==> inputs of cedar <==
==> flow/design.v <==
module Control(
    input  [5:0] opcode,
    output reg RegDst, Branch, MemRead, MemtoReg,
    output reg [1:0] ALUOp,
    output reg MemWrite, ALUSrc, RegWrite
);
    always @(*) begin
        case (opcode)
            6'b000000: begin  
                RegDst   = 1;
                ALUSrc   = 0;
                MemtoReg = 0;
                RegWrite = 1;
                MemRead  = 0;
                MemWrite = 0;
                Branch   = 0;
                ALUOp    = 2'b10;
            end
            6'b100011: begin  
                RegDst   = 0;
                ALUSrc   = 1;
                MemtoReg = 1;
                RegWrite = 1;
                MemRead  = 1;
                MemWrite = 0;
                Branch   = 0;
                ALUOp    = 2'b00;
            end
            6'b101011: begin  
                RegDst   = 0;
                ALUSrc   = 1;
                MemtoReg = 0;
                RegWrite = 0;
                MemRead  = 0;
                MemWrite = 1;
                Branch   = 0;
                ALUOp    = 2'b00;
            end
            6'b000100: begin  
                RegDst   = 0;
                ALUSrc   = 0;
                MemtoReg = 0;
                RegWrite = 0;
                MemRead  = 0;
                MemWrite = 0;
                Branch   = 1;
                ALUOp    = 2'b01;
            end
            default: begin
                RegDst   = 0;
                ALUSrc   = 0;
                MemtoReg = 0;
                RegWrite = 0;
                MemRead  = 0;
                MemWrite = 0;
                Branch   = 0;
                ALUOp    = 2'b00;
            end
        endcase
    end
endmodule
module ALUControl(
    input  [1:0] ALUOp,
    input  [5:0] funct,
    output reg [3:0] ALUControl
);
    always @(*) begin
        casex ({ALUOp, funct})
            8'b10_100000: ALUControl = 4'b0010;  
            8'b10_100010: ALUControl = 4'b0110;  
            8'b10_100100: ALUControl = 4'b0000;  
            8'b10_100101: ALUControl = 4'b0001;  
            8'b10_101010: ALUControl = 4'b0111;  
            8'b00_xxxxxx: ALUControl = 4'b0010;  
            8'b01_xxxxxx: ALUControl = 4'b0110;  
            default:      ALUControl = 4'b0000;
        endcase
    end
endmodule
module ALU(
    input  [31:0] A,
    input  [31:0] B,
    input  [3:0]  ALUControl,
    output reg [31:0] Result,
    output Zero
);
    assign Zero = (Result == 0);
    always @(*) begin
        case (ALUControl)
            4'b0010: Result = A + B;            
            4'b0110: Result = A - B;            
            4'b0000: Result = A & B;            
            4'b0001: Result = A | B;            
            4'b0111: Result = (A < B) ? 1 : 0;  
            default: Result = 0;
        endcase
    end
endmodule
`timescale 1ns / 1ps
module Get_Instruction(
    input  [31:0] instruction,
    output [5:0] opcode,
    output reg [4:0] rs,
    output reg [4:0] rt,
    output reg [4:0] rd,
    output reg [4:0] shamt,
    output reg [5:0] funct,
    output reg [15:0] immediate,
    output reg isRtype,
    output reg isItype
);
assign opcode = instruction[31:26];
always @(*) begin
    if (opcode == 6'b000000) begin 
        isRtype   = 1'b1;
        isItype   = 1'b0;
        rs        = instruction[25:21];
        rt        = instruction[20:16];
        rd        = instruction[15:11];
        shamt     = instruction[10:6];
        funct     = instruction[5:0];
        immediate = 16'b0;
    end else begin
        isRtype   = 1'b0;
        isItype   = 1'b1;
        rs        = instruction[25:21];
        rt        = instruction[20:16];
        immediate = instruction[15:0];
        rd        = 5'b0;
        shamt     = 5'b0;
        funct     = 6'b0;
    end
end
endmodule 
`timescale 1ns / 1ps
module getoperands(
    output [31:0] operand1,
    output [31:0] operand2,
    input  [4:0] rs,
    input  [4:0] rt,
    input  [4:0] rd,
    input  [31:0] write_data,
    input  RegDst,
    input  RegWrite,
    input  ALUSrc,           
    input  clk
);
    reg [31:0] registers [0:31];
    wire [4:0] write_reg = (RegDst == 1) ? rd : rt;
    assign operand1 = (rs == 5'd0) ? 32'd0 : registers[rs];
    assign operand2 = (ALUSrc == 1) ? 32'd0 : ((rt == 5'd0) ? 32'd0 : registers[rt]);
    always @(posedge clk) begin
        if (RegWrite && write_reg != 5'd0)
            registers[write_reg] <= write_data;
    end
endmodule
module branch_datapath (
    input  wire [31:0] PC,
    input  wire [31:0] reg1,
    input  wire [31:0] reg2,
    input  wire [15:0] imm,
    input  wire        Branch,
    output wire [31:0] nextPC,
    output wire        Zero,
    output wire        BranchTaken
);
    wire [31:0] PC_plus4;
    wire [31:0] imm_ext;
    wire [31:0] imm_shift;
    wire [31:0] branch_addr;
    wire [31:0] alu_result;
    assign PC_plus4   = PC + 32'd4;
    assign imm_ext    = {{16{imm[15]}}, imm};
    assign imm_shift  = imm_ext << 2;
    assign branch_addr = PC_plus4 + imm_shift;
    assign alu_result = reg1 - reg2;
    assign Zero       = (alu_result == 32'd0);
    assign BranchTaken = Branch & Zero;
    assign nextPC     = BranchTaken ? branch_addr : PC_plus4;
endmodule
module mips_core (
    input  wire        clk,
    input  wire        reset,
    output wire [31:0] imem_addr,
    input  wire [31:0] imem_data,
    output wire [31:0] dmem_addr,
    output wire [31:0] dmem_wdata,
    output wire        dmem_we,
    output wire        dmem_re,
    input  wire [31:0] dmem_rdata
);
    reg  [31:0] PC;
    wire [31:0] nextPC;
    wire [5:0]  opcode, funct;
    wire [4:0]  rs, rt, rd, shamt;
    wire [15:0] immediate;
    wire        isRtype, isItype;
    wire RegDst, Branch, MemRead, MemtoReg, MemWrite, ALUSrc, RegWrite;
    wire [1:0]  ALUOp;
    wire [3:0]  ALUCtl;
    wire [31:0] reg1, reg2, alu_b, alu_result, write_back;
    wire        alu_zero, br_zero, br_taken;
    always @(posedge clk or posedge reset) begin
        if (reset)
            PC <= 32'b0;
        else
            PC <= nextPC;
    end
    assign imem_addr = PC;
    Get_Instruction GI (
        .instruction(imem_data),
        .opcode(opcode),
        .rs(rs),
        .rt(rt),
        .rd(rd),
        .shamt(shamt),
        .funct(funct),
        .immediate(immediate),
        .isRtype(isRtype),
        .isItype(isItype)
    );
    Control CTRL (
        .opcode(opcode),
        .RegDst(RegDst),
        .Branch(Branch),
        .MemRead(MemRead),
        .MemtoReg(MemtoReg),
        .ALUOp(ALUOp),
        .MemWrite(MemWrite),
        .ALUSrc(ALUSrc),
        .RegWrite(RegWrite)
    );
    ALUControl ALUCTRL (
        .ALUOp(ALUOp),
        .funct(funct),
        .ALUControl(ALUCtl)
    );
    getoperands RF (
        .operand1(reg1),
        .operand2(reg2),
        .rs(rs),
        .rt(rt),
        .rd(rd),
        .write_data(write_back),
        .RegDst(RegDst),
        .RegWrite(RegWrite),
        .ALUSrc(1'b0),
        .clk(clk)
    );
    assign alu_b = ALUSrc ? {{16{immediate[15]}}, immediate} : reg2;
    ALU ALU0 (
        .A(reg1),
        .B(alu_b),
        .ALUControl(ALUCtl),
        .Result(alu_result),
        .Zero(alu_zero)
    );
    branch_datapath BD (
        .PC(PC),
        .reg1(reg1),
        .reg2(reg2),
        .imm(immediate),
        .Branch(Branch),
        .nextPC(nextPC),
        .Zero(br_zero),
        .BranchTaken(br_taken)
    );
    assign dmem_addr  = alu_result;
    assign dmem_wdata = reg2;
    assign dmem_we    = MemWrite;
    assign dmem_re    = MemRead;
    assign write_back = MemtoReg ? dmem_rdata : alu_result;
endmodule
==> flow/run.sh <==
#!/bin/bash
# the make line also repeats each setting of config.mk as NAME=value (left out here)
make -C /OpenROAD-flow-scripts/flow DESIGN_CONFIG=/design/flow/config.mk WORK_HOME=/design/flow/orfs CLKGATE_MAP_FILE= finish
==> flow/config.mk <==
export PLATFORM = sky130hd
export DESIGN_NAME = mips_core
export DESIGN_NICKNAME = mips_core
export VERILOG_FILES = /design/flow/design.v
export SDC_FILE = /design/flow/constraint.sdc
export NUM_CORES = 4
export LEC_CHECK = 0
export CAP_MARGIN = 20
export CORE_MARGIN = 2
export CORE_UTILIZATION = 59
export PLACE_DENSITY = 0.6
export SLEW_MARGIN = 20
==> flow/constraint.sdc <==
create_clock -name core_clock -period 4.46 [get_ports {clk}]
set_input_delay 0.8920 -clock core_clock [delete_from_list [all_inputs] [get_ports {clk}]]
set_output_delay 0.8920 -clock core_clock [all_outputs]
set_load 0.01 [all_outputs]
==> nickel: changes against cedar <==
- CORE_UTILIZATION: 59 -> 40
- SETUP_SLACK_MARGIN: unset -> -0.71
==> flow/constraint.sdc (replaced) <==
create_clock -name core_clock -period 6.92 [get_ports {clk}]
set_input_delay 1.3840 -clock core_clock [delete_from_list [all_inputs] [get_ports {clk}]]
set_output_delay 1.3840 -clock core_clock [all_outputs]
set_load 0.01 [all_outputs]
==> fjord: changes against cedar <==
- CORE_UTILIZATION: 59 -> 50
- SETUP_SLACK_MARGIN: unset -> -0.71
- TNS_END_PERCENT: unset -> 5
==> flow/constraint.sdc (replaced) <==
create_clock -name core_clock -period 6.92 [get_ports {clk}]
set_input_delay 1.3840 -clock core_clock [delete_from_list [all_inputs] [get_ports {clk}]]
set_output_delay 1.3840 -clock core_clock [all_outputs]
set_load 0.01 [all_outputs]
==> qor.log <==
qor: run_status.outcome failed layout checks
qor: run_status.so.violations setup timing
qor: sta.finalSetupViolations 28
qor: sta.totalNegativeSetupSlack -16910 ps
qor: sta.finalWorstSetupSlack -996 ps
qor: finish.bufAreaShareNonClock 12.2%
(the above is from nickel)
==> qor.log <==
qor: run_status.outcome failed layout checks
qor: run_status.so.violations setup timing
qor: worst_setup_path.cpPeakStageDelay 570 ps
qor: sta.finalSetupViolations 1009
qor: placed_design.dp_worst_setup_slack -3110 ps
qor: sta.finalWorstSetupSlack -2430 ps
qor: finish.bufAreaShareNonClock 15.6%
qor: sta.totalNegativeSetupSlack -1130970 ps
(the above is from cedar)
==> qor.log <==
qor: run_status.outcome failed layout checks
qor: run_status.so.violations setup timing
qor: pwr.pwr-share-clk 30.1%
qor: grt.global_route_wire_length_before_repair 283 mm
qor: sta.totalNegativeSetupSlack -30410 ps
qor: sta.finalWorstSetupSlack -1020 ps
qor: sta.finalSetupViolations 57
(the above is from fjord)
